## design.v

```verilog
`timescale 1ns/10ps
module mpadd32_shift (CLK, RST_N, s_out, a_in, b_in, write, start, ready);
	input CLK, RST_N;
	input [255:0] a_in, b_in;
	input write, start;
	output [256:0] s_out;
	output ready;
	reg [256:0] sum;
	reg [255:0] a, b;
	reg ready;
	reg [2:0] counter;
	reg carry;
	reg [31:0] a0;
	reg [31:0] a1;
	reg [31:0] a2;
	reg [31:0] a3;
	reg [31:0] a4;
	reg [31:0] a5;
	reg [31:0] a6;
	reg [31:0] a7;
	reg [31:0] b0;
	reg [31:0] b1;
	reg [31:0] b2;
	reg [31:0] b3;
	reg [31:0] b4;
	reg [31:0] b5;
	reg [31:0] b6;
	reg [31:0] b7;
	reg [31:0] s0;
	reg [31:0] s1;
	reg [31:0] s2;
	reg [31:0] s3;
	reg [31:0] s4;
	reg [31:0] s5;
	reg [31:0] s6;
	reg [32:0] s7;
	assign s_out = {s7, s6, s5, s4, s3, s2, s1, s0};
	always @(posedge CLK) begin
		if (~RST_N) begin
			ready <= 1'b0;
			counter <= 3'b000;
		end
		else begin
			if (start) begin
				{carry, s0} <= a0 + b0;
				counter <= counter + 3'b001;
				{a0,a1,a2,a3,a4,a5,a6,a7} <= {a1,a2,a3,a4,a5,a6,a7,32'b0};
				{b0,b1,b2,b3,b4,b5,b6,b7} <= {b1,b2,b3,b4,b5,b6,b7,32'b0};
			end
			else if (counter == 3'b001) begin
				{carry, s1} <= a0 + b0 + carry;
				counter <= counter + 3'b001;
				{a0,a1,a2,a3,a4,a5,a6,a7} <= {a1,a2,a3,a4,a5,a6,a7,32'b0};
				{b0,b1,b2,b3,b4,b5,b6,b7} <= {b1,b2,b3,b4,b5,b6,b7,32'b0};
			end 
			else if (counter == 3'b010) begin
				{carry, s2} <= a0 + b0 + carry;
				counter <= counter + 3'b001;
				{a0,a1,a2,a3,a4,a5,a6,a7} <= {a1,a2,a3,a4,a5,a6,a7,32'b0};
				{b0,b1,b2,b3,b4,b5,b6,b7} <= {b1,b2,b3,b4,b5,b6,b7,32'b0};
			end 
			else if (counter == 3'b011) begin
				{carry, s3} <= a0 + b0 + carry;
				counter <= counter + 3'b001;
				{a0,a1,a2,a3,a4,a5,a6,a7} <= {a1,a2,a3,a4,a5,a6,a7,32'b0};
				{b0,b1,b2,b3,b4,b5,b6,b7} <= {b1,b2,b3,b4,b5,b6,b7,32'b0};
			end 
			else if (counter == 3'b100) begin
				{carry, s4} <= a0 + b0 + carry;
				counter <= counter + 3'b001;
				{a0,a1,a2,a3,a4,a5,a6,a7} <= {a1,a2,a3,a4,a5,a6,a7,32'b0};
				{b0,b1,b2,b3,b4,b5,b6,b7} <= {b1,b2,b3,b4,b5,b6,b7,32'b0};
			end 
			else if (counter == 3'b101) begin
				{carry, s5} <= a0 + b0 + carry;
				counter <= counter + 3'b001;
				{a0,a1,a2,a3,a4,a5,a6,a7} <= {a1,a2,a3,a4,a5,a6,a7,32'b0};
				{b0,b1,b2,b3,b4,b5,b6,b7} <= {b1,b2,b3,b4,b5,b6,b7,32'b0};
			end 
			else if (counter == 3'b110) begin
				{carry, s6} <= a0 + b0 + carry;
				counter <= counter + 3'b001;
				{a0,a1,a2,a3,a4,a5,a6,a7} <= {a1,a2,a3,a4,a5,a6,a7,32'b0};
				{b0,b1,b2,b3,b4,b5,b6,b7} <= {b1,b2,b3,b4,b5,b6,b7,32'b0};
			end 
			else if (counter == 3'b111) begin
				s7 <= a0 + b0 + carry;
				{a0,a1,a2,a3,a4,a5,a6,a7} <= {a1,a2,a3,a4,a5,a6,a7,32'b0};
				{b0,b1,b2,b3,b4,b5,b6,b7} <= {b1,b2,b3,b4,b5,b6,b7,32'b0};
				counter <= 3'b000;
				ready <= 1'b1;
			end
			else begin
				if (write) begin
					a0 <= a_in[31:0];
	 				a1 <= a_in[63:32];
					a2 <= a_in[95:64];
					a3 <= a_in[127:96];
					a4 <= a_in[159:128];
					a5 <= a_in[191:160];
					a6 <= a_in[223:192];
					a7 <= a_in[255:224];
					b0 <= b_in[31:0];
	 				b1 <= b_in[63:32];
					b2 <= b_in[95:64];
					b3 <= b_in[127:96];
					b4 <= b_in[159:128];
					b5 <= b_in[191:160];
					b6 <= b_in[223:192];
					b7 <= b_in[255:224];
					counter <= 3'b000;
					carry <= 1'b0;
				end
				ready <= 1'b0;
			end
		end
	end
endmodule
```

## constraint.sdc

```tcl
create_clock -name core_clock -period 6.29 [get_ports {CLK}]
set_input_delay 1.2580 -clock core_clock [delete_from_list [all_inputs] [get_ports {CLK}]]
set_output_delay 1.2580 -clock core_clock [all_outputs]
set_load 0.01 [all_outputs]
```

## run.sh

```bash
#!/bin/bash
# the make line also repeats each setting of config.mk as NAME=value (left out here)
make -C /OpenROAD-flow-scripts/flow DESIGN_CONFIG=/design/flow/config.mk WORK_HOME=/design/flow/orfs CLKGATE_MAP_FILE= finish
```

## config.mk

```make
export PLATFORM = sky130hd
export DESIGN_NAME = mpadd32_shift
export DESIGN_NICKNAME = mpadd32_shift
export VERILOG_FILES = /design/flow/design.v
export SDC_FILE = /design/flow/constraint.sdc
export NUM_CORES = 4
export LEC_CHECK = 0
export CAP_MARGIN = 20
export CORE_MARGIN = 2
export CORE_UTILIZATION = 13
export SLEW_MARGIN = 20
```

==> results of run 1 <==
## per-stage QoR
stage | power (mW) | instances | cell area, µm² | TNS [ns]
floorplan | 10.0 | 2763 | 32400 | -1769.81
finish | 17.2 | 6962 | 47100 | 0
detailed placement | 12.3 | 6778 | 44200 | 0
global placement | 12.2 | 6778 | 44200 | 0
CTS | 17.6 | 6941 | 47000 | 0
global route | 18.2 | 6956 | 47100 | 0
## area by class of cell
type / instances / area [µm²] / area share [%]
multi-input combinational: 1833 / 8550 / 18.2
timing repair buffer: 811 / 8170 / 17.4
clock inverter: 54 / 474 / 1.01
clock buffer: 109 / 2340 / 4.98
sequential: 774 / 23200 / 49.3
inverter: 30 / 120 / 0.255
antenna: 21 / 52.6 / 0.112
tap: 3330 / 4170 / 8.85
## routing by layer
metal / GRT usage [%] / share of wire (%)
met3: 2.18 / 5.8
met2: 18.8 / 53
met1: 11.0 / 38
met4: 4.21 / 4.0
met5: 0 / 0.019
==> run summary, run 1 <==
Hold EP - b6[23]$_DFFE_PP_
# resized after CTS - 0
Top cells by area - edfxtp_1 (71%), nand2_1 (16%), ha_1 (1.5%)
Core Util at FP - 13.0%
Critical path's slowest cell - xnor2_1
CP cell instances - ha_1 > inv_1 > fa_1 > nand2b_1 > a21oi_1 > xor2_1 > nand4b_1 > nor4b_1 > nand3_1 > or4_1 > xnor2_1
Buf+Inv Stages, Crit Path - 1
Pin count of the biggest net entering global routing - 186
Fin crit period - 4.57 ns
Antenna violation net count after detailed routing - 0
Residual DRC - 0
Top logic family - simple AND/OR/NAND/NOR gates
Seq power - 7.52 mW
CTS Sinks - 774
Critical path endpoint - s1[19]$_DFFE_PP_
HP Start - b7[23]$_SDFFCE_PP0P_
Ys flops - 774
Worst Hold Depth - 2
Mux share - 0.128%
Most frequent cell after synthesis - nand2_1
F_max - 0.219 GHz
Post-synth top cells - nand2_1 (1385), edfxtp_1 (770), clkbuf_1 (110)
Setup crit end kind - register
Clk root buf - clkbuf_16
Layout Nets - 4097
Seq share, synth - 71.7%
Die height - 503 µm
Int Power - 11.4 mW
Core ar. - 248000 µm²
Sw power - 5.75 mW
Relative slew slack - 27.0%
HP Class - reg -> reg
Routed via count - 23000
Crit path DRT - 6.67 ns
Reg2reg setup slack - 1.72 ns
Simple share - 20.1%
Seq pwr share - 43.8%
OpenROAD warning count - 47
Die area - 253000 µm²
Layout fillers - 27100
Max Clock Skew - 0.0427 ns
Drt wl/cell - 19.0 µm
Final WS setup - 1.72 ns
Adder-Cell Fraction of Synth Area - 1.61%
CP arrival - 4.94 ns
Critical path fanouts, max - 7
FF-to-FF path depth - 11
Leak - 17.5 nW
Worst-path clk slew - 0.06 ns
Crit. path cell count - 11
Yosys cell count - 2763
I/O pin total - 774
RD Place Congestion - 0.774
Via density - 3.31
Worst-skew pair later-pin latency - 0.74 ns
Final core occ - 19.0%
Area reported by Yosys stat - 32300 µm²
FF-to-FF Start - a0[0]$_DFFE_PP_
Total power per unit cell area - 365 nW/µm²
GRT overflow - 0
Kind of critical path - reg -> reg
Vias in the first global route - 23300
Hold_ws - 0.491 ns
Synth Flop Type - edfxtp_1
Post-Place Worst Slack - 1.59 ns
CP startpoint - a0[0]$_DFFE_PP_
Synth area leader - edfxtp_1
Htree depth - 3
Port bufs - 773
DP HPWL - 106000 µm
# Post-CTS Setup Buffers - 0
Rows - 183
CTS Buf Count - 90
Number of detailed-route iterations in the first pass - 5
Largest power group - registers
CP top delay family - simple AND/OR/NAND/NOR gates
Setup crit start kind - register
Combinational Power - 4.49 mW
Worst path max stage delay - 0.72 ns
CTS tree - built
FF-to-FF End - s1[19]$_DFFE_PP_
Synth unique cells - 79
Mapped cell area - 32300 µm²
Initial antenna violation count - 61
RSZ-0062 raised after global routing - false
Synth warn - 1
Nets at Floorplan - 3320
Syn Area/Cell - 11.7 µm²
Yosys aoi share - 2.98%
Hold_buf cts - 0
GRT Total Usage - 10.1%
Clock buffer depth - 3
Area growth from synthesis to layout - 45.6%
Final wirelength - 133000 µm
Period utilization - 72.6%
Switching Fraction - 33.5%
Clk pwr - 5.16 mW
Setup violators final - 0
Status - finished clean
XOR/XNOR Area Share - 1.41%
Logic pwr share - 26.2%
Clock power share - 30.0%
FFs w/ async S/R, synth - 0%
Final hold vios - 0
Top cell area share - 71.5%
Initial drt markers - 1441
Maximum Capacitance Violations - 0
Slew @ Worst Pin - 1.09 ns
Die x size - 503 µm
Global-route wire length before repair - 179000 µm
Final number of max-transition violations - 0
Cells after Synth - 2763
Worst VDD drop - 0.170 mV
Post-synth EDFFs - 770
==> run 2, diff against run 1 <==
- CAP_MARGIN: 20 -> 15
- CELL_PAD_IN_SITES_DETAIL_PLACEMENT: default -> 0
- CORE_UTILIZATION: 13 -> 55
- CTS_CLUSTER_SIZE: default -> 43
- GPL_ROUTABILITY_DRIVEN: default -> 0
- MAX_ROUTING_LAYER: default -> met5
- PLACE_DENSITY: default -> 0.58
- SETUP_SLACK_MARGIN: default -> 0.48
- TNS_END_PERCENT: default -> 65
- clock period: 6.29 -> 2.57 ns (I/O delays scaled with it)
==> run summary, run 2 <==
Switching Fraction - 30.3%
Slew @ Worst Pin - 0.685 ns
Most frequent cell after synthesis - nand2_1
FF-to-FF End - s4[31]$_DFFE_PP_
Global-route met1 utilization - 36.3%
Seq pwr share - 42.1%
Worst path max stage delay - 0.51 ns
Hold_buf cts - 0
HP Start - b6[29]$_DFFE_PP_
Top cell area share - 71.5%
Htree depth - 3
Die height - 246 µm
I/O pin total - 774
CTS Buf Count - 78
Area growth from synthesis to layout - 44.5%
Kind of critical path - reg -> reg
GRT met2 Usage - 57.7%
Port bufs - 773
Worst-path clk slew - 0.06 ns
Number of detailed-route iterations in the first pass - 5
Max Clock Skew - 0.0253 ns
Nets at Floorplan - 3320
Seq power - 18.0 mW
Critical path endpoint - s4[31]$_DFFE_PP_
CP top delay family - simple AND/OR/NAND/NOR gates
Layout check fault list - negative setup slack
RSZ-0062 raised after global routing - true
Clock buffer depth - 3
Final WS setup - -1.33 ns
Pin count of the biggest net entering global routing - 91
Residual DRC - 0
Fin crit period - 3.90 ns
Most Crowded Layer GR - met2
Global-route wire length before repair - 143000 µm
Initial antenna violation count - 39
Combinational Power - 13.7 mW
Yosys aoi share - 2.98%
Synth area leader - edfxtp_1
Post-route cell area - 46700 µm²
FF-to-FF path depth - 15
GRT overflow - 0
Critical path's slowest cell - or4b_4
Ys flops - 774
Worst VDD drop - 0.553 mV
Post-Place Worst Slack - -1.49 ns
Die x size - 246 µm
CP cell instances - ha_2 > inv_2 > fa_2 > nand2b_4 > a21o_1 > a2111oi_4 > o21a_2 > o311ai_4 > or4b_4 > buf_6 > nor3_4 > buf_6 > nand4_1 > xnor2_2 > buf_4
Clk root buf - clkbuf_16
Setup violators final - 210
Critical path fanouts, max - 7
Post-synth top cells - nand2_1 (1385), edfxtp_1 (770), clkbuf_1 (110)
Setup crit start kind - register
Antenna violation net count after detailed routing - 0
GRT Total Usage - 32.0%
Relative slew slack - 54.2%
Sw power - 13.0 mW
Logic area - 9550 µm²
M3 GR Usage - 7.21%
Post-synth EDFFs - 770
Syn Area/Cell - 11.7 µm²
Maximum Capacitance Violations - 0
DP HPWL - 72200 µm
Worst-skew pair later-pin latency - 0.62 ns
Setup crit end kind - register
Layout Nets - 4327
Clock power share - 25.9%
Most used cell, CP - buf_6
Worst Hold Depth - 2
Period utilization - 152%
CP startpoint - a0[0]$_DFFE_PP_
Final wirelength - 101000 µm
HP Class - reg -> reg
Cells after Synth - 2763
Crit. path cell count - 15
Final core occ - 80.7%
F_max - 0.257 GHz
CP arrival - 4.27 ns
Routed via count - 24400
Total power - 42.8 mW
Core Util at FP - 55.8%
Top cells by area - edfxtp_1 (71%), nand2_1 (16%), ha_1 (1.5%)
Seq share, synth - 71.7%
Layout fillers - 3399
Buf+Inv Stages, Crit Path - 4
Logic pwr share - 32.0%
Synth Flop Type - edfxtp_1
Adder-Cell Fraction of Synth Area - 1.61%
Placed cell areas - 42900 µm²
Int Power - 29.8 mW
XOR/XNOR Area Share - 1.41%
Status - complete, but fails checks
Die area - 60800 µm²
FF-to-FF Start - a0[0]$_DFFE_PP_
CTS tree - built
Reg2reg setup slack - -1.33 ns
Clk pwr - 11.1 mW
Synth unique cells - 79
Top logic family - simple AND/OR/NAND/NOR gates
Vias in the first global route - 23900
Largest power group - registers
Total power per unit cell area - 916 nW/µm²
Mux share - 0.128%
Final number of max-transition violations - 0
Synth warn - 1
Initial drt markers - 1852
Rows - 88
Leak - 18.9 nW
Area reported by Yosys stat - 32300 µm²
OpenROAD warning count - 35
Crit path DRT - 2.94 ns
Via density - 5.27
Core ar. - 57900 µm²
CTS Sinks - 774
Hold EP - b5[29]$_DFFE_PP_
Mapped cell area - 32300 µm²
Reg area - 23200 µm²
Final hold vios - 0
Drt wl/cell - 21.8 µm
FFs w/ async S/R, synth - 0%
Yosys cell count - 2763
Simple share - 20.1%
[run 2: repair_timing]
action | in CTS | in global routing
pin swaps | 37 | 25
resized | 133 | 55
endpoints found under the setup margin | 1271 | 1344
setup buffers | 17 | 11
[run 2: routing by layer]
metal  share of wire [%]  wire (µm)
met1                  35      35300
met2                  53      53300
met3                 7.7       7740
met4                 4.1       4160
met5                0.15        149
[run 2: layout make-up]
type                            instances  share of cell area [%]
Antenna cell                           31                   0.166
Clock buffer                          102                    4.55
Clock inverter                         31                   0.669
Inverter                               30                   0.260
Multi-Input combinational cell       1833                    20.4
Sequential cell                       774                    49.7
Tap cell                              765                    2.05
Timing Repair Buffer                 1053                    22.2
[run 2: stage by stage]
| stage | TNS (ns) | std cells | hold slack [ns] |
|---|---|---|---|
| after floorplan | -3594.30 | 2763 | 0.491 |
| after global placement | -157.28 | 4427 | 0.494 |
| after detailed placement | -181.23 | 4427 | 0.497 |
| after CTS | -116.24 | 4577 | 0.501 |
| after global routing | -192.41 | 4614 | 0.527 |
| final | -163.07 | 4619 | 0.496 |
==> run 3, diff against run 2 <==
- ABC_AREA: default -> 1
- CAP_MARGIN: 15 -> 20
- CELL_PAD_IN_SITES_DETAIL_PLACEMENT: 0 -> default
- CORE_UTILIZATION: 55 -> 69
- CTS_CLUSTER_DIAMETER: default -> 287
- CTS_CLUSTER_SIZE: 43 -> 98
- GPL_ROUTABILITY_DRIVEN: 0 -> default
- MAX_ROUTING_LAYER: met5 -> default
- PLACE_DENSITY: 0.58 -> 0.37
- SETUP_SLACK_MARGIN: 0.48 -> 0.38
- TNS_END_PERCENT: 65 -> 10
- clock period: 2.57 -> 2.95 ns (I/O delays scaled with it)
==> run summary, run 3 <==
Yosys cell count - 3195
Die height - 224 µm
Hold_buf cts - 0
Area reported by Yosys stat - 33400 µm²
Post-synth top cells - nand2_1 (1649), edfxtp_1 (770), inv_1 (253)
Nets at Floorplan - 3752
Rows - 80
Synth unique cells - 36
Core Util at FP - 70.0%
Top cell area share - 69.2%
FFs w/ async S/R, synth - 0%
Seq share, synth - 69.4%
XOR/XNOR Area Share - 0.498%
Most frequent cell after synthesis - nand2_1
RD Place Congestion - 1.11
Post-Place Worst Slack - -0.428 ns
CTS Sinks - 774
Yosys aoi share - 0.498%
Die x size - 224 µm
Synth warn - 1
Simple share - 23.6%
Post-Place Cells - 4626
Port bufs - 773
GRT Total Usage - 77.0%
Syn Area/Cell - 10.5 µm²
Adder-Cell Fraction of Synth Area - 1.56%
CTS Buf Count - 11
GRT overflow - 118
I/O pin total - 774
DP HPWL - 86900 µm
Clock buffer depth - 3
Htree depth - 1
Synth Flop Type - edfxtp_1
Synth area leader - edfxtp_1
Mapped cell area - 33400 µm²
Status - did not finish
Core ar. - 47700 µm²
Top cells by area - edfxtp_1 (69%), nand2_1 (19%), inv_1 (2.8%)
Top logic family - simple AND/OR/NAND/NOR gates
Post-synth EDFFs - 770
Clk root buf - clkbuf_16
Die area - 50200 µm²
Mux share - 0%
Halt Reason - [ERROR GRT-0232] Routing congestion too high. Check the congestion heatmap in the GUI.
Stopped at - global routing
Ys flops - 774
Cells after Synth - 3195
[run 3: per-stage QoR]
stage          power [mW]   TNS, ns  cell area, µm²
3_3_place_gp         31.2     -3.96           43100
4_1_cts              36.7     -8.29           44100
2_1_floorplan        25.7  -3422.72           33500
3_5_place_dp         32.4    -37.74           43100
[run 3: routing by layer]
layer / GRT overflow / global-route usage [%]
met3: 14 / 64.1
met1: 3 / 74.0
met5: 0 / 39.0
met4: 49 / 76.0
met2: 52 / 94.2
[run 3: timing repair]
item                       in CTS
setup buffers                  24
resized                       109
pin swaps                      29
setup endpoints to repair     314
==> run 4, diff against run 3 <==
- ABC_AREA: 1 -> 0
- CAP_MARGIN: 20 -> 10
- CELL_PAD_IN_SITES_GLOBAL_PLACEMENT: default -> 2
- CORE_ASPECT_RATIO: default -> 0.89
- CORE_MARGIN: 2 -> 6
- CORE_UTILIZATION: 69 -> 40
- CTS_CLUSTER_DIAMETER: 287 -> 21
- CTS_CLUSTER_SIZE: 98 -> 100
- GPL_ROUTABILITY_DRIVEN: default -> 0
- GPL_TIMING_DRIVEN: default -> 0
- MAX_ROUTING_LAYER: default -> met4
- MIN_ROUTING_LAYER: default -> met1
- PLACE_DENSITY: 0.37 -> default
- SETUP_SLACK_MARGIN: 0.38 -> default
- SLEW_MARGIN: 20 -> 35
- TNS_END_PERCENT: 10 -> default
- clock period: 2.95 -> 5.0 ns (I/O delays scaled with it)
==> run summary, run 4 <==
CTS Buf Count - 233
HP Class - reg -> reg
RSZ-0062 raised after global routing - false
Critical path endpoint - s5[27]$_DFFE_PP_
Total power - 28.4 mW
FF-to-FF Start - b0[0]$_DFFE_PP_
Crit. path cell count - 13
Final WS setup - 0.262 ns
Top cells by area - edfxtp_1 (71%), nand2_1 (16%), ha_1 (1.5%)
CTS Sinks - 774
Most Crowded Layer GR - met2
Die x size - 313 µm
Drt wl/cell - 21.6 µm
Core Util at FP - 40.7%
Mux share - 0.128%
FFs w/ async S/R, synth - 0%
Initial drt markers - 1407
Worst-skew pair later-pin latency - 0.78 ns
Antenna violation net count after detailed routing - 0
Non-filler cells, final - 5094
Post-Place Worst Slack - 0.261 ns
Synth Flop Type - edfxtp_1
Top cell area share - 71.5%
Via density - 4.70
Adder-Cell Fraction of Synth Area - 1.61%
CTS tree - built
Seq power - 9.30 mW
GRT overflow - 0
Kind of critical path - reg -> reg
Area growth from synthesis to layout - 54.6%
I/O pin total - 774
Leak - 20.2 nW
Mapped cell area - 32300 µm²
Pin count of the biggest net entering global routing - 34
Final wirelength - 110000 µm
Die height - 280 µm
Largest power group - the clock network
Seq pwr share - 32.7%
Worst VDD drop - 0.363 mV
CP startpoint - b0[0]$_DFFE_PP_
Combinational Power - 5.51 mW
XOR/XNOR Area Share - 1.41%
Global-route wire length before repair - 158000 µm
Final core occ - 63.0%
CP top delay family - simple AND/OR/NAND/NOR gates
# Post-CTS Setup Buffers - 0
Total power per unit cell area - 568 nW/µm²
DP HPWL - 86500 µm
Htree depth - 4
Worst path max stage delay - 0.63 ns
Setup crit end kind - register
Clock buffer depth - 3
Yosys aoi share - 2.98%
M3 GR Usage - 7.73%
Clock power share - 47.9%
Residual DRC - 0
Vias in the first global route - 25300
Switching Fraction - 28.1%
Ys flops - 774
Synth warn - 1
Max Clock Skew - 0.0519 ns
Most frequent cell after synthesis - nand2_1
Status - finished clean
Routed via count - 23900
Clk root buf - clkbuf_16
FF-to-FF path depth - 13
Critical path's slowest cell - xor2_1
Buf+Inv Stages, Crit Path - 2
Global-route met1 utilization - 27.0%
Top logic family - simple AND/OR/NAND/NOR gates
GRT met2 Usage - 44.2%
Sw power - 7.98 mW
Port bufs - 773
Post-synth EDFFs - 770
Hold EP - a1[4]$_DFFE_PP_
Int Power - 20.4 mW
Slew @ Worst Pin - 0.902 ns
Synth unique cells - 79
Worst Hold Depth - 2
Initial antenna violation count - 46
Setup violators final - 0
Post-synth top cells - nand2_1 (1385), edfxtp_1 (770), clkbuf_1 (110)
GRT Total Usage - 25.0%
CP arrival - 5.20 ns
Relative slew slack - 39.5%
Area reported by Yosys stat - 32300 µm²
Number of detailed-route iterations in the first pass - 5
Core ar. - 79400 µm²
Worst-path clk slew - 0.04 ns
Period utilization - 94.8%
Crit path DRT - 5.46 ns
Most used cell, CP - xor2_1
Layout Nets - 4369
Setup TNS - 0 ns
HP Start - a2[4]$_DFFE_PP_
Yosys cell count - 2763
Rows - 97
Nets at Floorplan - 3320
Logic pwr share - 19.4%
F_max - 0.211 GHz
Cells after Synth - 2763
Reg2reg setup slack - 0.26 ns
Final number of max-transition violations - 0
Final hold vios - 0
Die area - 87800 µm²
Maximum Capacitance Violations - 0
Fin crit period - 4.74 ns
Seq share, synth - 71.7%
Setup crit start kind - register
Critical path fanouts, max - 7
OpenROAD warning count - 34
Clk pwr - 13.6 mW
Post-Place Cells - 4616
Syn Area/Cell - 11.7 µm²
Synth area leader - edfxtp_1
FF-to-FF End - s5[27]$_DFFE_PP_
Simple share - 20.1%
CP cell instances - ha_1 > inv_1 > fa_1 > nand2b_1 > a21oi_1 > xor2_1 > nand4b_1 > nor4b_1 > nand3_1 > or4_1 > clkbuf_4 > nor3_1 > xor2_1
==> run 4: final cells by class <==
| cell class | instances | area [µm²] |
|---|---|---|
| clock inverter | 164 | 1560 |
| tap | 1039 | 1300 |
| antenna | 46 | 115 |
| clock buffer | 268 | 5960 |
| timing repair buffer | 814 | 8580 |
| buffer | 126 | 568 |
| sequential | 774 | 23200 |
| multi-input combinational | 1833 | 8580 |
| inverter | 30 | 120 |
| fill | 6399 | 29400 |
==> run 4: routing by layer <==
metal,share of wire (%),vias up
met5,0,-
met4,2.2,0
met3,7.4,149
met2,53,803
met1,37,11300
li1,-,11700
==> run 4: repair_timing <==
action	in CTS	in global routing
resized	0	2
setup endpoints to repair	0	15
hold buffers	0	0
==> run 4: per-stage QoR <==
step	hold slack, ns	area (µm²)
global placement	0.497	41400
detailed placement	0.500	42300
finish	0.484	50000
global route	0.506	50000
CTS	0.481	49900
floorplan	0.491	32400
==> run 5, diff against run 4 <==
- ABC_AREA: 0 -> 1
- CAP_MARGIN: 10 -> 20
- CELL_PAD_IN_SITES_GLOBAL_PLACEMENT: 2 -> default
- CORE_ASPECT_RATIO: 0.89 -> default
- CORE_MARGIN: 6 -> 2
- CORE_UTILIZATION: 40 -> 72
- CTS_CLUSTER_DIAMETER: 21 -> 361
- CTS_CLUSTER_SIZE: 100 -> default
- GPL_ROUTABILITY_DRIVEN: 0 -> default
- GPL_TIMING_DRIVEN: 0 -> default
- HOLD_SLACK_MARGIN: default -> 0.3
- MAX_ROUTING_LAYER: met4 -> default
- MIN_ROUTING_LAYER: met1 -> default
- PLACE_DENSITY_LB_ADDON: default -> 0.02
- SETUP_SLACK_MARGIN: default -> -0.26
- SLEW_MARGIN: 35 -> 20
- clock period: 5.0 -> 2.56 ns (I/O delays scaled with it)
==> run summary, run 5 <==
Status - did not finish
Stopped at - clock tree synthesis
Halt Reason - [ERROR DPL-0038] Utilization greater than 100%, impossible to legalize
RD Place Congestion - 1.17
Post-synth EDFFs - 770
Synth warn - 1
XOR/XNOR Area Share - 0.498%
Placed cell areas - 43900 µm²
Post-synth top cells - nand2_1 (1649), edfxtp_1 (770), inv_1 (253)
Top logic family - simple AND/OR/NAND/NOR gates
Mapped cell area - 33400 µm²
Yosys aoi share - 0.498%
Rows - 78
Top cells by area - edfxtp_1 (69%), nand2_1 (19%), inv_1 (2.8%)
I/O pin total - 774
Simple share - 23.6%
Core Util at FP - 73.4%
Yosys cell count - 3195
Top cell area share - 69.2%
Die x size - 219 µm
Mux share - 0%
Synth unique cells - 36
Cells after Synth - 3195
Synth area leader - edfxtp_1
DP HPWL - 101000 µm
Ys flops - 774
Synth Flop Type - edfxtp_1
Port bufs - 773
Most frequent cell after synthesis - nand2_1
Syn Area/Cell - 10.5 µm²
Seq share, synth - 69.4%
FFs w/ async S/R, synth - 0%
Post-Place Cells - 4693
Nets at Floorplan - 3752
Core ar. - 45600 µm²
Area reported by Yosys stat - 33400 µm²
Adder-Cell Fraction of Synth Area - 1.56%
Die area - 48200 µm²
Die height - 219 µm
## run 5: stage by stage
stage | hold WS (ns) | util, % | setup WS, ns
floorplan | 0.467 | - | -6.80
global placement | 0.474 | 96.3 | -0.384
detailed placement | 0.497 | 96.3 | -0.902
==> run 6, diff against run 5 <==
- CTS_CLUSTER_DIAMETER: 361 -> default
- HOLD_SLACK_MARGIN: 0.3 -> default
- SETUP_SLACK_MARGIN: -0.26 -> 0.13
- clock period: 2.56 -> 3.16 ns (I/O delays scaled with it)
==> run summary, run 6 <==
FFs w/ async S/R, synth - 0%
Ys flops - 774
Stopped at - clock tree synthesis
Synth Flop Type - edfxtp_1
Synth warn - 1
Rows - 78
Simple share - 23.6%
Top logic family - simple AND/OR/NAND/NOR gates
Die area - 48200 µm²
Post-synth EDFFs - 770
Area reported by Yosys stat - 33400 µm²
Top cell area share - 69.2%
Synth unique cells - 36
Mux share - 0%
RD Place Congestion - 1.18
Synth area leader - edfxtp_1
Post-synth top cells - nand2_1 (1649), edfxtp_1 (770), inv_1 (253)
Seq share, synth - 69.4%
Top cells by area - edfxtp_1 (69%), nand2_1 (19%), inv_1 (2.8%)
Nets at Floorplan - 3752
Die x size - 219 µm
Syn Area/Cell - 10.5 µm²
Yosys aoi share - 0.498%
Halt Reason - [ERROR DPL-0038] Utilization greater than 100%, impossible to legalize
Die height - 219 µm
Adder-Cell Fraction of Synth Area - 1.56%
Most frequent cell after synthesis - nand2_1
Yosys cell count - 3195
DP HPWL - 90800 µm
Cells after Synth - 3195
XOR/XNOR Area Share - 0.498%
Status - did not finish
Core ar. - 45600 µm²
Port bufs - 773
Post-Place Cells - 4543
Mapped cell area - 33400 µm²
I/O pin total - 774
Core Util at FP - 73.4%
==> run 6: per-stage QoR <==
step | hold WS, ns | utilization, % | setup slack (ns) | cell area (µm²)
2_1_floorplan | 0.467 | - | -6.20 | 33500
3_3_place_gp | 0.475 | 93.3 | 0.0815 | 42500
3_5_place_dp | 0.497 | 93.3 | -0.340 | 42500
==> run 7, diff against run 6 <==
- ABC_AREA: 1 -> default
- CORE_MARGIN: 2 -> 6
- CORE_UTILIZATION: 72 -> 23
- GPL_TIMING_DRIVEN: default -> 1
- HOLD_SLACK_MARGIN: default -> 0.07
- PLACE_DENSITY_LB_ADDON: 0.02 -> default
- SETUP_SLACK_MARGIN: 0.13 -> 1.18
- TNS_END_PERCENT: default -> 100
- clock period: 3.16 -> 4.23 ns (I/O delays scaled with it)
==> run summary, run 7 <==
Total power - 26.2 mW
Htree depth - 3
Metal-1 WL - 48600 µm
Final core occ - 33.7%
Relative slew slack - 35.7%
Slew @ Worst Pin - 0.957 ns
Sw power - 8.32 mW
Port bufs - 773
CTS Sinks - 774
Nets at Floorplan - 3320
Int Power - 17.8 mW
Critical path's slowest cell - or4b_4
RD Place Congestion - 0.834
Pin count of the biggest net entering global routing - 133
Most frequent cell after synthesis - nand2_1
Die x size - 387 µm
Antenna violation net count after detailed routing - 0
Buf+Inv Stages, Crit Path - 1
Residual DRC - 0
Syn Area/Cell - 11.7 µm²
Layout fillers - 13900
Setup crit end kind - register
Mux share - 0.128%
Largest power group - registers
Seq share, synth - 71.7%
Top cell area share - 71.5%
Core Util at FP - 23.2%
Crit. path cell count - 11
FFs w/ async S/R, synth - 0%
Initial antenna violation count - 51
Seq pwr share - 42.3%
Max Used Layer - met5
Vias in the first global route - 23200
Critical path fanouts, max - 7
CP top delay family - simple AND/OR/NAND/NOR gates
Initial drt markers - 1234
Top logic family - simple AND/OR/NAND/NOR gates
FF-to-FF path depth - 11
I/O pin total - 774
Clock buffer depth - 3
Routed via count - 22900
Mapped cell area - 32300 µm²
Final hold vios - 0
HP Class - reg -> reg
Seq power - 11.1 mW
HP Start - b2[19]$_DFFE_PP_
Via density - 4.10
Clk root buf - clkbuf_16
Switching Fraction - 31.8%
Ys flops - 774
Core ar. - 140000 µm²
XOR/XNOR Area Share - 1.41%
CP cell instances - ha_2 > o21ai_0 > a2111oi_2 > a22oi_1 > buf_4 > o211ai_2 > xnor2_2 > or4b_4 > or3_4 > nor3_4 > xor2_2
CTS Buf Count - 87
Worst-path clk slew - 0.06 ns
OpenROAD warning count - 42
Worst Hold Depth - 2
Area growth from synthesis to layout - 45.4%
Setup crit start kind - register
DP HPWL - 91000 µm
Metal3 WL - 9290 µm
Combinational Power - 7.67 mW
Global-route wire length before repair - 166000 µm
Rows - 137
Area reported by Yosys stat - 32300 µm²
Hold_ws - 0.492 ns
FF-to-FF End - s5[27]$_DFFE_PP_
Adder-Cell Fraction of Synth Area - 1.61%
Fin crit period - 3.77 ns
Setup violators final - 0
Die area - 150000 µm²
F_max - 0.265 GHz
Number of detailed-route iterations in the first pass - 5
WL met2 - 58000 µm
Synth unique cells - 79
Maximum Capacitance Violations - 0
Final number of max-transition violations - 0
Reg2reg setup slack - 0.46 ns
Worst VDD drop - 0.301 mV
FF-to-FF Start - a0[6]$_DFFE_PP_
Max Clock Skew - 0.0357 ns
Status - finished clean
Synth Flop Type - edfxtp_1
Post-synth top cells - nand2_1 (1385), edfxtp_1 (770), clkbuf_1 (110)
Yosys aoi share - 2.98%
Drt wl/cell - 21.2 µm
Leak - 18.2 nW
Logic pwr share - 29.3%
Cells after Synth - 2763
Worst path max stage delay - 0.57 ns
Post-synth EDFFs - 770
Synth area leader - edfxtp_1
Worst-skew pair later-pin latency - 0.69 ns
Kind of critical path - reg -> reg
Top cells by area - edfxtp_1 (71%), nand2_1 (16%), ha_1 (1.5%)
Die height - 387 µm
Total power per unit cell area - 556 nW/µm²
Simple share - 20.1%
Critical path endpoint - s5[27]$_DFFE_PP_
CP arrival - 4.22 ns
GRT overflow - 0
CTS tree - built
Crit path DRT - 4.68 ns
Clk pwr - 7.43 mW
Layout Nets - 4176
Clock power share - 28.4%
Hold EP - b1[19]$_DFFE_PP_
Yosys cell count - 2763
RSZ-0062 raised after global routing - true
GRT Total Usage - 15.2%
Synth warn - 1
Final wirelength - 118000 µm
CP startpoint - a0[6]$_DFFE_PP_
Period utilization - 89.1%
## run 7: per-layer routing
layer / track usage [%] / vias up
met5: 0 / -
met4: 3.69 / 36
met3: 5.40 / 159
met2: 25.9 / 737
met1: 18.4 / 10800
li1: - / 11100
## run 7: per-stage QoR
step                      cells   TNS, ns  worst slack, ns  instance area [µm²]
after floorplan            2763  -2613.59            -5.10                32600
after global placement     5357         0            0.228                42900
after detailed placement   5357         0            0.147                42900
after CTS                  5542         0            0.406                46300
after global routing       5574         0            0.284                47000
final                      5581         0            0.460                47000
## run 7: repair_timing
action,CTS,global route
resized,73,95
pin swaps,25,39
cloned,0,2
hold buffers,0,0
buffers inserted,27,20
setup endpoints to repair,227,862
## run 7: final cells by class
cell class / instances / area [µm²] / share of cell area [%]
flip-flops and latches: 774 / 23200 / 49.3
multi-input cells: 1833 / 9540 / 20.3
repair buffers: 893 / 9010 / 19.2
well taps: 1876 / 2350 / 4.99
clock buffers: 106 / 2290 / 4.87
clock inverters: 52 / 482 / 1.02
inverters: 30 / 120 / 0.255
diodes: 17 / 42.5 / 0.0904
==> run 8, diff against run 7 <==
- CAP_MARGIN: 20 -> 5
- CELL_PAD_IN_SITES_GLOBAL_PLACEMENT: default -> 1
- CORE_ASPECT_RATIO: default -> 0.59
- CORE_MARGIN: 6 -> 2
- CORE_UTILIZATION: 23 -> 48
- GPL_ROUTABILITY_DRIVEN: default -> 0
- HOLD_SLACK_MARGIN: 0.07 -> default
- MAX_ROUTING_LAYER: default -> met4
- PLACE_DENSITY_LB_ADDON: default -> 0.28
- SETUP_SLACK_MARGIN: 1.18 -> default
- SLEW_MARGIN: 20 -> 10
- TNS_END_PERCENT: 100 -> default
- clock period: 4.23 -> 3.16 ns (I/O delays scaled with it)
==> run summary, run 8 <==
Status - complete, but fails checks
Layout check fault list - negative setup slack
Setup violators final - 107
Port bufs - 773
Switching Fraction - 31.0%
Total power - 33.8 mW
Die area - 69500 µm²
Worst VDD drop - 0.362 mV
CP cell instances - ha_2 > inv_2 > fa_2 > nand2b_4 > a21o_1 > a2111oi_4 > o21a_1 > o311ai_2 > or4b_4 > buf_4 > buf_6 > nor3_4 > buf_6 > buf_6 > a41o_1 > o41ai_2
Routed via count - 23900
Largest power group - registers
Htree depth - 3
Post-synth EDFFs - 770
Residual DRC - 0
Ys flops - 774
Worst-path clk slew - 0.06 ns
Yosys cell count - 2763
Synth Flop Type - edfxtp_1
CTS Buf Count - 74
Mux share - 0.128%
Top cells by area - edfxtp_1 (71%), nand2_1 (16%), ha_1 (1.5%)
Synth warn - 1
Setup crit start kind - register
Core ar. - 67000 µm²
Hold_buf cts - 0
Crit. path cell count - 16
Final hold vios - 0
Seq pwr share - 43.4%
Critical path endpoint - carry$_DFFE_PP_
Die height - 203 µm
Global-route wire length before repair - 145000 µm
Die x size - 342 µm
Number of detailed-route iterations in the first pass - 5
Area reported by Yosys stat - 32300 µm²
Top cell area share - 71.5%
Setup crit end kind - register
Initial drt markers - 2232
CTS Sinks - 774
Clk pwr - 8.66 mW
Layout Nets - 4277
Cells after Synth - 2763
CTS tree - built
Critical path's slowest cell - or4b_4
Most used cell, CP - buf_6
HP Start - b6[6]$_DFFE_PP_
Max Clock Skew - 0.0218 ns
GRT overflow - 0
Clk root buf - clkbuf_16
FFs w/ async S/R, synth - 0%
DP HPWL - 73100 µm
Slew @ Worst Pin - 0.645 ns
Pin count of the biggest net entering global routing - 88
Core Util at FP - 48.3%
XOR/XNOR Area Share - 1.41%
Layout fillers - 4852
CP top delay family - AND-OR/OR-AND gates
Post-Place Worst Slack - -0.619 ns
CP startpoint - b0[0]$_DFFE_PP_
Combinational Power - 10.5 mW
Sw power - 10.5 mW
Mapped cell area - 32300 µm²
Critical path fanouts, max - 3
Reg area - 23200 µm²
Synth unique cells - 79
F_max - 0.259 GHz
Reg2reg setup slack - -0.70 ns
Fin crit period - 3.86 ns
Logic area - 9280 µm²
Buf+Inv Stages, Crit Path - 5
Simple share - 20.1%
Initial antenna violation count - 29
Drt wl/cell - 20.9 µm
Clock buffer depth - 3
Non-filler cells, final - 4704
Top logic family - simple AND/OR/NAND/NOR gates
Clock power share - 25.6%
Synth area leader - edfxtp_1
Adder-Cell Fraction of Synth Area - 1.61%
Syn Area/Cell - 11.7 µm²
Total power per unit cell area - 733 nW/µm²
Worst Hold Depth - 2
Rows - 73
Post-synth top cells - nand2_1 (1385), edfxtp_1 (770), clkbuf_1 (110)
FF-to-FF path depth - 16
Kind of critical path - reg -> reg
FF-to-FF Start - b0[0]$_DFFE_PP_
Maximum Capacitance Violations - 0
CP arrival - 4.23 ns
Leak - 18.5 nW
Logic pwr share - 31.0%
Antenna violation net count after detailed routing - 0
Crit path DRT - 3.53 ns
Vias in the first global route - 23900
OpenROAD warning count - 35
Via density - 5.07
Setup TNS - -57.57 ns
Seq share, synth - 71.7%
Post-Place Cells - 4527
HP Class - reg -> reg
Seq power - 14.7 mW
Nets at Floorplan - 3320
I/O pin total - 774
Final wirelength - 98500 µm
FF-to-FF End - carry$_DFFE_PP_
RSZ-0062 raised after global routing - true
Worst-skew pair later-pin latency - 0.64 ns
Final number of max-transition violations - 0
Hold EP - b5[6]$_DFFE_PP_
Period utilization - 122%
Area growth from synthesis to layout - 42.6%
Int Power - 23.3 mW
Yosys aoi share - 2.98%
Final WS setup - -0.699 ns
GRT Total Usage - 28.9%
Worst path max stage delay - 0.58 ns
Relative slew slack - 56.7%
Most frequent cell after synthesis - nand2_1
-- run 8: layout make-up --
type	count	share of cell area [%]
multi-input cells	1833	20.1
repair buffers	1007	21.7
diodes	28	0.152
inverters	30	0.255
well taps	900	2.44
clock buffers	95	4.23
clock inverters	37	0.754
flip-flops and latches	774	50.3
-- run 8: layer usage --
| layer | GRT usage, % | routed length [µm] |
|---|---|---|
| met1 | 37.1 | 40600 |
| met2 | 44.1 | 46300 |
| met5 | - | 0 |
| met4 | 9.84 | 2880 |
| met3 | 8.78 | 8670 |
-- run 8: timing repair --
item	4_1_cts	5_1_grt
gates resized	34	51
setup endpoints to repair	143	167
endpoints found under the hold margin	0	0
setup buffers	7	12
pin swaps	12	15
-- run 8: stage by stage --
step                      instance area [µm²]  util [%]  hold slack, ns
after CTS                               45700      68.3           0.507
final                                   46100      68.9           0.512
after detailed placement                43100      64.4           0.497
after floorplan                         32800         -           0.491
after global placement                  43100      64.4           0.497
after global routing                    46100      68.9           0.525
==> run 9, diff against run 8 <==
- ABC_AREA: default -> 1
- CAP_MARGIN: 5 -> 0
- CELL_PAD_IN_SITES_GLOBAL_PLACEMENT: 1 -> default
- CORE_ASPECT_RATIO: 0.59 -> default
- CORE_UTILIZATION: 48 -> 72
- CTS_CLUSTER_DIAMETER: default -> 361
- GPL_ROUTABILITY_DRIVEN: 0 -> default
- GPL_TIMING_DRIVEN: 1 -> default
- MAX_ROUTING_LAYER: met4 -> default
- PLACE_DENSITY_LB_ADDON: 0.28 -> 0.02
- SETUP_SLACK_MARGIN: default -> 0.25
- SLEW_MARGIN: 10 -> 20
- clock period: 3.16 -> 2.7 ns (I/O delays scaled with it)
==> run summary, run 9 <==
Yosys aoi share - 0.498%
XOR/XNOR Area Share - 0.498%
Mux share - 0%
RD Place Congestion - 1.18
Ys flops - 774
Post-synth EDFFs - 770
Port bufs - 773
Synth area leader - edfxtp_1
Area reported by Yosys stat - 33400 µm²
FFs w/ async S/R, synth - 0%
Die x size - 219 µm
Stopped at - clock tree synthesis
Top cells by area - edfxtp_1 (69%), nand2_1 (19%), inv_1 (2.8%)
Nets at Floorplan - 3752
Die height - 219 µm
DP HPWL - 97300 µm
Core ar. - 45600 µm²
Top cell area share - 69.2%
Post-synth top cells - nand2_1 (1649), edfxtp_1 (770), inv_1 (253)
Status - did not finish
Yosys cell count - 3195
Synth warn - 1
Rows - 78
I/O pin total - 774
Synth unique cells - 36
Seq share, synth - 69.4%
Cells after Synth - 3195
Adder-Cell Fraction of Synth Area - 1.56%
Most frequent cell after synthesis - nand2_1
Die area - 48200 µm²
Top logic family - simple AND/OR/NAND/NOR gates
Mapped cell area - 33400 µm²
Simple share - 23.6%
Halt Reason - [ERROR DPL-0038] Utilization greater than 100%, impossible to legalize
Syn Area/Cell - 10.5 µm²
Synth Flop Type - edfxtp_1
Core Util at FP - 73.4%
-- run 9: through the flow --
step	hold slack [ns]	std cells	worst slack (ns)	utilization, %	cell area, µm²
after floorplan	0.467	3195	-6.66	-	33700
after global placement	0.473	4630	-0.169	95.4	43500
after detailed placement	0.491	4630	-0.525	95.4	43500
==> run 10, diff against run 9 <==
- ABC_AREA: 1 -> default
- CAP_MARGIN: 0 -> 20
- CORE_UTILIZATION: 72 -> 66
- CTS_CLUSTER_DIAMETER: 361 -> default
- PLACE_DENSITY_LB_ADDON: 0.02 -> default
- SETUP_SLACK_MARGIN: 0.25 -> 1.08
- clock period: 2.7 -> 3.98 ns (I/O delays scaled with it)
==> run summary, run 10 <==
Kind of critical path - reg -> reg
Die area - 50800 µm²
Initial antenna violation count - 63
Setup TNS - -46.38 ns
Yosys aoi share - 2.98%
FF-to-FF End - s2[31]$_DFFE_PP_
Vias in the first global route - 27300
CP top delay family - simple AND/OR/NAND/NOR gates
Switching Fraction - 36.4%
Relative slew slack - 22.7%
Core Util at FP - 66.5%
Area growth from synthesis to layout - 39.0%
Placed cell areas - 41000 µm²
Antenna violation net count after detailed routing - 0
Die x size - 225 µm
Setup crit start kind - register
HP Class - reg -> reg
Layout fillers - 1477
Top logic family - simple AND/OR/NAND/NOR gates
Cells after Synth - 2763
Port bufs - 773
Final WS setup - -0.902 ns
Critical path's slowest cell - nor4b_2
Setup crit end kind - register
Total power - 28.5 mW
Post-Place Worst Slack - -0.111 ns
CTS Sinks - 774
Final wirelength - 144000 µm
F_max - 0.205 GHz
Crit. path cell count - 16
Mux share - 0.128%
Synth Flop Type - edfxtp_1
Sw power - 10.4 mW
Layout Nets - 4156
Clk pwr - 7.21 mW
Critical path endpoint - s2[31]$_DFFE_PP_
Post-synth top cells - nand2_1 (1385), edfxtp_1 (770), clkbuf_1 (110)
Nets at Floorplan - 3320
Worst-skew pair later-pin latency - 0.67 ns
Final hold vios - 0
Total power per unit cell area - 633 nW/µm²
Combinational Power - 9.40 mW
Adder-Cell Fraction of Synth Area - 1.61%
Clock buffer depth - 3
Hold_buf cts - 0
Clk root buf - clkbuf_16
Number of detailed-route iterations in the first pass - 20
Global-route wire length before repair - 178000 µm
GRT overflow - 0
Worst path max stage delay - 0.62 ns
Seq share, synth - 71.7%
Die height - 225 µm
Layout check fault list - negative setup slack
Syn Area/Cell - 11.7 µm²
FF-to-FF Start - a0[3]$_DFFE_PP_
Worst VDD drop - 0.562 mV
Non-filler cells, final - 4346
DP HPWL - 76800 µm
Worst Hold Depth - 2
FFs w/ async S/R, synth - 0%
Buf+Inv Stages, Crit Path - 6
Hold EP - a1[20]$_DFFE_PP_
Seq pwr share - 41.7%
CP cell instances - ha_2 > o211ai_1 > buf_4 > a21oi_4 > o21ai_1 > xor2_1 > nor4b_4 > buf_4 > buf_4 > buf_4 > and3_4 > nor4b_2 > buf_4 > nand4_1 > xnor2_2 > buf_6
Leak - 17.9 nW
Most Crowded Layer GR - met2
Status - complete, but fails checks
Slew @ Worst Pin - 1.16 ns
Int Power - 18.1 mW
Max Clock Skew - 0.0369 ns
XOR/XNOR Area Share - 1.41%
CTS Buf Count - 74
RSZ-0062 raised after global routing - true
Post-synth EDFFs - 770
GRT Total Usage - 48.7%
CP arrival - 5.29 ns
Most used cell, CP - buf_4
Post-Place Cells - 4081
Logic pwr share - 33.0%
Reg2reg setup slack - -0.90 ns
Seq power - 11.9 mW
Htree depth - 3
OpenROAD warning count - 50
Period utilization - 123%
Clock power share - 25.3%
Simple share - 20.1%
RD Place Congestion - 0.964
Post-route cell area - 45000 µm²
FF-to-FF path depth - 16
Hold_ws - 0.502 ns
Critical path fanouts, max - 7
Synth unique cells - 79
Routed via count - 29700
Synth warn - 1
Final number of max-transition violations - 0
Core ar. - 48600 µm²
GRT met2 Usage - 78.8%
Maximum Capacitance Violations - 0
Rows - 81
Initial drt markers - 6163
Yosys cell count - 2763
Fin crit period - 4.88 ns
Ys flops - 774
Area reported by Yosys stat - 32300 µm²
Crit path DRT - 4.39 ns
CTS tree - built
CP startpoint - a0[3]$_DFFE_PP_
Final core occ - 92.4%
HP Start - a2[20]$_DFFE_PP_
Top cells by area - edfxtp_1 (71%), nand2_1 (16%), ha_1 (1.5%)
M3 GR Usage - 15.1%
Top cell area share - 71.5%
Mapped cell area - 32300 µm²
Via density - 6.83
I/O pin total - 774
Largest power group - registers
Most frequent cell after synthesis - nand2_1
Setup violators final - 105
Synth area leader - edfxtp_1
Worst-path clk slew - 0.07 ns
Global-route met1 utilization - 52.0%
Pin count of the biggest net entering global routing - 185
Residual DRC - 0
Drt wl/cell - 33.1 µm
-- run 10: layer usage --
layer,wire [µm],vias to the layer above
li1,-,11100
met1,38000,13400
met2,63800,3760
met3,22500,1368
met4,19000,22
met5,356,-
-- run 10: final cells by class --
cell class	count	area, µm²	share of cell area (%)
antenna	67	168	0.373
clock buffer	94	1980	4.40
clock inverter	40	285	0.634
inverter	30	125	0.278
multi-input combinational	1833	9600	21.3
sequential	774	23200	51.6
tap	622	778	1.73
timing repair buffer	886	8830	19.6
-- run 10: what timing repair did --
action | CTS | global route
setup buffers | 38 | 26
pin swaps | 39 | 34
gates resized | 119 | 74
endpoints found under the setup margin | 251 | 1150
==> run 11, diff against run 10 <==
- CORE_UTILIZATION: 66 -> 70
- CTS_CLUSTER_DIAMETER: default -> 370
- CTS_CLUSTER_SIZE: default -> 51
- PLACE_DENSITY_LB_ADDON: default -> 0.27
- SETUP_SLACK_MARGIN: 1.08 -> 0.59
- clock period: 3.98 -> 4.13 ns (I/O delays scaled with it)
==> run summary, run 11 <==
Rows - 78
Core ar. - 45500 µm²
Die area - 47900 µm²
Syn Area/Cell - 11.7 µm²
Die height - 219 µm
Top cell area share - 71.5%
FFs w/ async S/R, synth - 0%
Adder-Cell Fraction of Synth Area - 1.61%
Ys flops - 774
Synth Flop Type - edfxtp_1
Seq share, synth - 71.7%
Top cells by area - edfxtp_1 (71%), nand2_1 (16%), ha_1 (1.5%)
Die x size - 219 µm
Synth unique cells - 79
Post-synth EDFFs - 770
Yosys aoi share - 2.98%
Nets at Floorplan - 3320
Mux share - 0.128%
DP HPWL - 80000 µm
Status - did not finish
Mapped cell area - 32300 µm²
RD Place Congestion - 1.02
Area reported by Yosys stat - 32300 µm²
Synth warn - 1
Core Util at FP - 71.1%
I/O pin total - 774
XOR/XNOR Area Share - 1.41%
Simple share - 20.1%
Post-synth top cells - nand2_1 (1385), edfxtp_1 (770), clkbuf_1 (110)
Top logic family - simple AND/OR/NAND/NOR gates
Placed cell areas - 40900 µm²
Cells after Synth - 2763
Port bufs - 773
Most frequent cell after synthesis - nand2_1
Stopped at - clock tree synthesis
Synth area leader - edfxtp_1
Yosys cell count - 2763
Halt Reason - [ERROR DPL-0033] detailed placement checks failed during check placement.
[run 11: stage by stage]
stage               power, mW  setup TNS [ns]  utilization, %  std cells  setup WS (ns)
detailed placement       17.8           -2.41            89.8       4044         -0.136
floorplan                15.3        -2654.53               -       2763          -5.18
global placement         17.2               0            89.8       4044          0.314
==> run 12, diff against run 11 <==
- CELL_PAD_IN_SITES_GLOBAL_PLACEMENT: default -> 1
- CORE_UTILIZATION: 70 -> 64
- MAX_ROUTING_LAYER: default -> met4
- PLACE_DENSITY_LB_ADDON: 0.27 -> default
- SETUP_SLACK_MARGIN: 0.59 -> -0.2
- TNS_END_PERCENT: default -> 5
- clock period: 4.13 -> 2.51 ns (I/O delays scaled with it)
==> run summary, run 12 <==
Mapped cell area - 32300 µm²
Post-synth top cells - nand2_1 (1385), edfxtp_1 (770), clkbuf_1 (110)
Rows - 82
Adder-Cell Fraction of Synth Area - 1.61%
Synth warn - 1
Die height - 229 µm
Top cell area share - 71.5%
Die area - 52300 µm²
Core Util at FP - 64.6%
Yosys aoi share - 2.98%
Cells after Synth - 2763
Top cells by area - edfxtp_1 (71%), nand2_1 (16%), ha_1 (1.5%)
Synth unique cells - 79
Stopped at - global placement
Synth Flop Type - edfxtp_1
XOR/XNOR Area Share - 1.41%
I/O pin total - 774
Most frequent cell after synthesis - nand2_1
Synth area leader - edfxtp_1
Simple share - 20.1%
Post-synth EDFFs - 770
Area reported by Yosys stat - 32300 µm²
Yosys cell count - 2763
Ys flops - 774
Syn Area/Cell - 11.7 µm²
FFs w/ async S/R, synth - 0%
Mux share - 0.128%
Halt Reason - [ERROR GPL-0301] Utilization 103.752 % exceeds 100%.
Die x size - 229 µm
Top logic family - simple AND/OR/NAND/NOR gates
Core ar. - 50100 µm²
Status - did not finish
Seq share, synth - 71.7%
Nets at Floorplan - 3320
==> run 13, diff against run 12 <==
- ABC_AREA: default -> 1
- CAP_MARGIN: 20 -> 25
- CELL_PAD_IN_SITES_DETAIL_PLACEMENT: default -> 0
- CORE_ASPECT_RATIO: default -> 1.38
- CORE_UTILIZATION: 64 -> 56
- CTS_CLUSTER_DIAMETER: 370 -> default
- CTS_CLUSTER_SIZE: 51 -> 88
- GPL_ROUTABILITY_DRIVEN: default -> 1
- GPL_TIMING_DRIVEN: default -> 1
- MAX_ROUTING_LAYER: met4 -> default
- PLACE_DENSITY_LB_ADDON: default -> 0.01
- SETUP_SLACK_MARGIN: -0.2 -> default
- TNS_END_PERCENT: 5 -> 10
- clock period: 2.51 -> 7.17 ns (I/O delays scaled with it)
==> run summary, run 13 <==
Status - finished clean
Total power per unit cell area - 358 nW/µm²
Largest power group - registers
Most frequent cell after synthesis - nand2_1
CP cell instances - clkdlybuf4s50_1 > inv_12 > nand3_4 > nor2_4 > buf_4 > buf_4 > buf_12 > nand2_1 > nand2_1
Number of detailed-route iterations in the first pass - 8
CTS Buf Count - 69
HP Class - reg -> reg
Mapped cell area - 33400 µm²
Crit. path cell count - 9
Mux share - 0%
Final number of max-transition violations - 0
Logic pwr share - 32.3%
Simple share - 23.6%
Top cell area share - 69.2%
Sw power - 5.52 mW
CTS Sinks - 774
Critical path fanouts, max - 246
Fin crit period - 4.19 ns
OpenROAD warning count - 44
Clock buffer depth - 3
Cells after Synth - 3195
Area reported by Yosys stat - 33400 µm²
Layout fillers - 3985
Top logic family - simple AND/OR/NAND/NOR gates
Buf+Inv Stages, Crit Path - 5
Seq power - 7.09 mW
Combinational Power - 5.12 mW
Worst VDD drop - 0.281 mV
Period utilization - 58.4%
Hold_buf cts - 0
Critical path's slowest cell - buf_12
Htree depth - 3
GRT Total Usage - 31.5%
# Post-CTS Setup Buffers - 0
Reg2reg setup slack - 3.13 ns
Switching Fraction - 34.8%
HP Start - b2[28]$_DFFE_PP_
Logic area - 8820 µm²
CTS tree - built
Final core occ - 74.8%
Setup crit start kind - input pin
Initial drt markers - 1895
Core Util at FP - 56.4%
Maximum Capacitance Violations - 0
FF-to-FF Start - counter[0]$_SDFFE_PN0N_
Setup violators final - 0
Yosys aoi share - 0.498%
Synth warn - 1
F_max - 0.239 GHz
XOR/XNOR Area Share - 0.498%
Max Clock Skew - 0.0365 ns
Total power - 15.9 mW
Area growth from synthesis to layout - 32.6%
Residual DRC - 0
Worst-path clk slew - 0.07 ns
Synth unique cells - 36
Ys flops - 774
CP arrival - 4.67 ns
Reg area - 23200 µm²
Clk root buf - clkbuf_16
Via density - 5.07
Synth Flop Type - edfxtp_1
I/O pin total - 774
Global-route wire length before repair - 143000 µm
Layout Nets - 4515
RSZ-0062 raised after global routing - false
GRT overflow - 0
Vias in the first global route - 24200
Top cells by area - edfxtp_1 (69%), nand2_1 (19%), inv_1 (2.8%)
Crit path DRT - 7.65 ns
Port bufs - 773
Critical path endpoint - a5[8]$_DFFE_PP_
Drt wl/cell - 20.3 µm
Pin count of the biggest net entering global routing - 265
CP startpoint - start
Die x size - 212 µm
Leak - 18.7 nW
Post-Place Worst Slack - 2.42 ns
Relative slew slack - 23.6%
Final WS setup - 2.98 ns
DP HPWL - 73800 µm
Adder-Cell Fraction of Synth Area - 1.56%
Final hold vios - 0
Kind of critical path - in -> reg
Non-filler cells, final - 4842
Die height - 291 µm
Final wirelength - 98200 µm
Post-synth EDFFs - 770
# resized after CTS - 0
Synth area leader - edfxtp_1
Seq pwr share - 44.7%
Worst Hold Depth - 2
Antenna violation net count after detailed routing - 0
Seq share, synth - 69.4%
FFs w/ async S/R, synth - 0%
Slew @ Worst Pin - 1.15 ns
RD Place Congestion - 0.942
Yosys cell count - 3195
FF-to-FF path depth - 12
Core ar. - 59300 µm²
FF-to-FF End - a5[8]$_DFFE_PP_
Hold EP - b1[28]$_DFFE_PP_
Worst path max stage delay - 0.64 ns
Setup crit end kind - register
Clock power share - 23.0%
Post-Place Cells - 4684
Clk pwr - 3.65 mW
Syn Area/Cell - 10.5 µm²
Routed via count - 24500
Die area - 61700 µm²
CP top delay family - buffers and inverters
Post-synth top cells - nand2_1 (1649), edfxtp_1 (770), inv_1 (253)
Nets at Floorplan - 3752
Worst-skew pair later-pin latency - 0.63 ns
Initial antenna violation count - 41
Int Power - 10.3 mW
Rows - 105
run 13: final cells by class:
| class | count | area share, % |
|---|---|---|
| Clock buffer | 86 | 4.04 |
| Tap cell | 802 | 2.26 |
| Inverter | 264 | 2.29 |
| Clock inverter | 38 | 0.858 |
| Sequential cell | 774 | 52.3 |
| Timing Repair Buffer | 798 | 18.2 |
| Antenna cell | 29 | 0.164 |
| Multi-Input combinational cell | 2051 | 19.9 |
run 13: stage by stage:
step	cell area [µm²]	hold slack [ns]	TNS [ns]
after floorplan	33500	0.480	-1412.09
after global placement	42000	0.491	0
after detailed placement	42000	0.496	0
after CTS	44200	0.495	0
after global routing	44300	0.520	0
final	44300	0.491	0
run 13: layer usage:
layer  GRT usage (%)  wire, µm  up-vias
li1                -         -    11800
met1            33.1     32900    11500
met2            58.0     53600      971
met3            6.64      6810      219
met4            17.1      4800       22
met5               0       138        -
==> run 14, diff against run 13 <==
- ABC_AREA: 1 -> default
- CAP_MARGIN: 25 -> 20
- CELL_PAD_IN_SITES_DETAIL_PLACEMENT: 0 -> default
- CELL_PAD_IN_SITES_GLOBAL_PLACEMENT: 1 -> default
- CORE_ASPECT_RATIO: 1.38 -> default
- CORE_UTILIZATION: 56 -> 40
- CTS_CLUSTER_SIZE: 88 -> default
- GPL_ROUTABILITY_DRIVEN: 1 -> default
- GPL_TIMING_DRIVEN: 1 -> default
- PLACE_DENSITY_LB_ADDON: 0.01 -> default
- TNS_END_PERCENT: 10 -> default
- clock period: 7.17 -> 5.0 ns (I/O delays scaled with it)
==> run summary, run 14 <==
Clk pwr - 5.98 mW
FFs w/ async S/R, synth - 0%
HP Start - b2[31]$_DFFE_PP_
Worst Hold Depth - 2
Cells after Synth - 2763
Die x size - 288 µm
Simple share - 20.1%
Vias in the first global route - 22200
Maximum Capacitance Violations - 0
Die area - 83100 µm²
Mapped cell area - 32300 µm²
Final core occ - 54.7%
Routed via count - 22200
CP startpoint - a0[0]$_DFFE_PP_
Int Power - 14.2 mW
Core ar. - 80300 µm²
Top logic family - simple AND/OR/NAND/NOR gates
Post-Place Cells - 4492
Antenna violation net count after detailed routing - 0
Crit. path cell count - 12
Post-synth EDFFs - 770
Total power per unit cell area - 462 nW/µm²
CP arrival - 4.75 ns
Nets at Floorplan - 3320
Layout Nets - 4073
RSZ-0062 raised after global routing - false
Setup TNS - 0 ns
I/O pin total - 774
CTS Sinks - 774
Worst path max stage delay - 0.65 ns
Non-filler cells, final - 4653
Max Clock Skew - 0.0227 ns
Mux share - 0.128%
Synth warn - 1
CP cell instances - ha_1 > inv_1 > fa_1 > nand2b_1 > a21oi_1 > xor2_1 > nand4b_1 > nor4b_1 > nand3_1 > or4_1 > nor4_1 > xnor2_1
Via density - 4.78
Fin crit period - 4.43 ns
Die height - 288 µm
Clock power share - 29.4%
CTS tree - built
Layout fillers - 6855
Relative slew slack - 31.6%
Setup crit end kind - register
Setup crit start kind - register
Switching Fraction - 30.0%
Worst VDD drop - 0.267 mV
Seq pwr share - 45.5%
Worst-skew pair later-pin latency - 0.63 ns
Initial drt markers - 1568
Kind of critical path - reg -> reg
Htree depth - 3
# Post-CTS Setup Buffers - 0
Seq share, synth - 71.7%
Post-synth top cells - nand2_1 (1385), edfxtp_1 (770), clkbuf_1 (110)
DP HPWL - 74500 µm
Status - finished clean
M3 GR Usage - 6.15%
Buf+Inv Stages, Crit Path - 1
FF-to-FF Start - a0[0]$_DFFE_PP_
Rows - 104
Ys flops - 774
Largest power group - registers
Critical path fanouts, max - 7
Combinational Power - 5.08 mW
FF-to-FF path depth - 12
Leak - 17.3 nW
Hold EP - b1[31]$_DFFE_PP_
Top cell area share - 71.5%
Global-route met1 utilization - 26.1%
Number of detailed-route iterations in the first pass - 5
Initial antenna violation count - 41
Drt wl/cell - 21.0 µm
RD Place Congestion - 0.885
# resized after CTS - 0
Final wirelength - 97700 µm
Pin count of the biggest net entering global routing - 224
Total power - 20.3 mW
Most frequent cell after synthesis - nand2_1
Residual DRC - 0
Synth Flop Type - edfxtp_1
Yosys cell count - 2763
HP Class - reg -> reg
Top cells by area - edfxtp_1 (71%), nand2_1 (16%), ha_1 (1.5%)
Worst-path clk slew - 0.06 ns
Most Crowded Layer GR - met2
Reg2reg setup slack - 0.57 ns
OpenROAD warning count - 52
Core Util at FP - 40.3%
GRT Total Usage - 22.9%
Area growth from synthesis to layout - 35.9%
Seq power - 9.24 mW
Clock buffer depth - 3
Logic pwr share - 25.0%
Setup violators final - 0
Crit path DRT - 5.32 ns
Synth area leader - edfxtp_1
Period utilization - 88.6%
CTS Buf Count - 82
Final hold vios - 0
Yosys aoi share - 2.98%
Port bufs - 773
Critical path's slowest cell - or4_1
Area reported by Yosys stat - 32300 µm²
Adder-Cell Fraction of Synth Area - 1.61%
Critical path endpoint - s4[29]$_DFFE_PP_
FF-to-FF End - s4[29]$_DFFE_PP_
Sw power - 6.09 mW
Syn Area/Cell - 11.7 µm²
Synth unique cells - 79
Global-route wire length before repair - 141000 µm
Hold_buf cts - 0
Slew @ Worst Pin - 1.03 ns
Final number of max-transition violations - 0
XOR/XNOR Area Share - 1.41%
GRT met2 Usage - 42.0%
GRT overflow - 0
CP top delay family - simple AND/OR/NAND/NOR gates
Clk root buf - clkbuf_16
F_max - 0.226 GHz
[run 14: stage by stage]
step | instance area (µm²) | hold slack (ns) | setup slack [ns]
3_3_place_gp | 41300 | 0.497 | 0.631
6_report | 43900 | 0.504 | 0.570
3_5_place_dp | 41300 | 0.496 | 0.508
5_1_grt | 43900 | 0.519 | 0.147
2_1_floorplan | 32400 | 0.491 | -4.49
4_1_cts | 43900 | 0.498 | 0.488
[run 14: layout make-up]
class / instances / area (µm²) / share of cell area [%]
Sequential cell: 774 / 23200 / 52.8
Multi-Input combinational cell: 1833 / 8550 / 19.5
Antenna cell: 13 / 32.5 / 0.0740
Tap cell: 1060 / 1330 / 3.02
Timing Repair Buffer: 795 / 8080 / 18.4
Inverter: 30 / 120 / 0.273
Clock buffer: 92 / 2130 / 4.85
Clock inverter: 56 / 497 / 1.13
[run 14: metal layers]
layer,wire length [µm],part of all wire (%)
met2,51500,53
met4,2150,2.2
met3,7030,7.2
met5,310,0.32
met1,36700,38
Power is estimated from default activity; no workload was simulated.
